Setup of job 1751:
## systolic_array
module systolic_array #(
  parameter integer ARRAY_N               = 4,
  parameter integer ARRAY_M               = 2,
  parameter integer PMAX                  = 8,
  parameter integer PMIN                  = 2,
  parameter integer ACT_WIDTH             = ARRAY_N * PMAX * (PMAX/PMIN),
  parameter integer WGT_WIDTH             = ARRAY_M * ARRAY_N * PMAX * (PMAX/PMIN),
  parameter integer ACCUMULATOR_WIDTH     = 4 * PMAX,
  parameter integer OUT_WIDTH             = ARRAY_M * ACCUMULATOR_WIDTH,
  parameter integer MODE_WIDTH            = $clog2(PMAX/PMIN) * 2
) (
  input  wire                               clk,
  input  wire                               reset,
  input  wire                               out_valid,
  input  wire                               acc_clear,
  input  wire        [ ACT_WIDTH  -1 : 0 ]  activation_in,
  input  wire        [ WGT_WIDTH  -1 : 0 ]  weight_in,
  input  wire        [ MODE_WIDTH -1 : 0 ]  mode,
  output wire        [ OUT_WIDTH  -1 : 0 ]  activation_out,
  output wire                               activation_valid
);
Size in the first run: ~340 flip-flops.
clock: 3.99 ns
lec_check: 0
abc_area: 1
cap_margin: 20
core_margin: 2
core_utilization: 72
place_density: 0.38
slew_margin: 20
tns_end_percent: 5
run.sh (not shown) runs the stock make flow with config.mk's settings and CLKGATE_MAP_FILE=.
FAIL job 1751 @ clock tree synthesis: tool exited with error
Input-level comparison between job 7971 and job 1751:
Settings: removing PLACE_DENSITY (formerly 0.38); removing TNS_END_PERCENT (formerly 5); removing ABC_AREA (formerly 1); changing CORE_UTILIZATION from 72 to 71; setting CTS_CLUSTER_SIZE to 100 for the first time; changing the clock period (ns, I/O delays scaled along) from 3.99 to 10.0.
Findings:
For job 7971, the flow was terminated by a tool error in global routing and produced no final design.
Against job 1751, number of placement rows in job 7971 fell slightly.
Taking job 7971 over job 1751, the detailed-placement wirelength estimate ratio works out to 0.871.
Basic-gate share of the synthesized area counting and, or, nand and nor cells, job 1751 and job 7971: higher on job 1751
Yosys chip area went down by a few percent going from job 1751 to job 7971.
Diff job 1751 and job 7971: width of the die higher in job 1751
Of job 1751 and job 7971, the higher number of placed instances, taps included belongs to job 1751.
For the mapped cell area, job 7971 came in about 4% lower than job 1751 did.
The number of instances in the synthesized netlist in job 1751 is 1.17 times that in job 7971.
For job 107, these inputs were changed with respect to job 7971:
Settings: clearing CTS_CLUSTER_SIZE, which used to be 100; swapping 71 for 67 in CORE_UTILIZATION; swapping 10.0 for 9.73 in the clock period (ns, I/O delays scaled along).
==> results <==
- Across job 7971 and job 107, no clean finish was achieved.
- global routing: job 7971 exited with error
- Seen in the log of job 107: GRT-0232 during global routing, after which the run never completed.
- Placer's final routability congestion estimate delta (job 107 -> job 7971): insignificant
- Job 107 does worse than job 7971 on die size.
- In job 107, the worst slack after detailed placement came out 0.38 ns below the value in job 7971.
The following lists how job 7554 was set up differently from job 107:
Settings: changing CORE_UTILIZATION from 67 to 58; changing the clock period (ns, I/O delays scaled along) from 9.73 to 8.61.
[summary]
- The flow ended early for job 107: it failed with a tool error in global routing.
- Job 7554 -> stages 100% | layout checks FAIL | negative setup slack
- | post-CTS setup buffer count | lower: job 107 |
- On job 7554: number of resized instances in the post-cts repair step is 270 higher than what job 107 gave.
- | post-placement setup slack | lower: job 7554 |
- Taking job 107 as the reference, in job 7554 number of synthesized register bits held steady; x dimension of the die now sits higher; fraction of synthesized cell area in xor and xnor cells now sits at about the same level; number of buffers inserted during clock tree synthesis now sits lower; die size went up by 19000 um^2.
- Per the comparison of job 7554 with job 107, number of cells after detailed placement +535; area after detailed placement saw an increase.
Edits applied to the flow inputs when going from job 7554 to job 4222:
Settings: CORE_UTILIZATION: 58 -> 72; PLACE_DENSITY: unset -> 0.4; the clock period (ns, I/O delays scaled along): 8.61 -> 10.0.
==> results <==
Among job 7554 and job 4222, the run that stopped before the end is job 4222, and it is the only one.
Taking job 7554 as the reference, in job 4222 die span in x went down 10%, vertical die dimension dropped 39 um, quantity of gates resized following cts lower, total setup buffers inserted after CTS shows a reduction of 83.
Against job 7554, instance area at placement in job 4222 fell by a few percent.
Per the comparison of job 4222 with job 7554, overall chip area decreased about 20%; weighted congestion at the end of routability-driven global placement saw an increase; post-placement worst setup slack higher; area of the core region fell by 28000 um^2.
The following lists how job 7265 was set up differently from job 4222:
Settings: an added CTS_CLUSTER_DIAMETER of 234; an added SETUP_SLACK_MARGIN of 2.49; a deleted PLACE_DENSITY that had been 0.4; a change of the clock period (ns, I/O delays scaled along) from 10.0 to 8.61.
Results
Job 7265 got as far as clock tree synthesis, where a tool error ended the run.
Comparing the two runs side by side, job 7265 comes out behind job 4222 on pre-CTS setup slack.
Reported for job 4222 and job 7265, number of synthesized register bits turned out identical to the last digit.
Vertical die size essentially unchanged between job 4222 and job 7265.
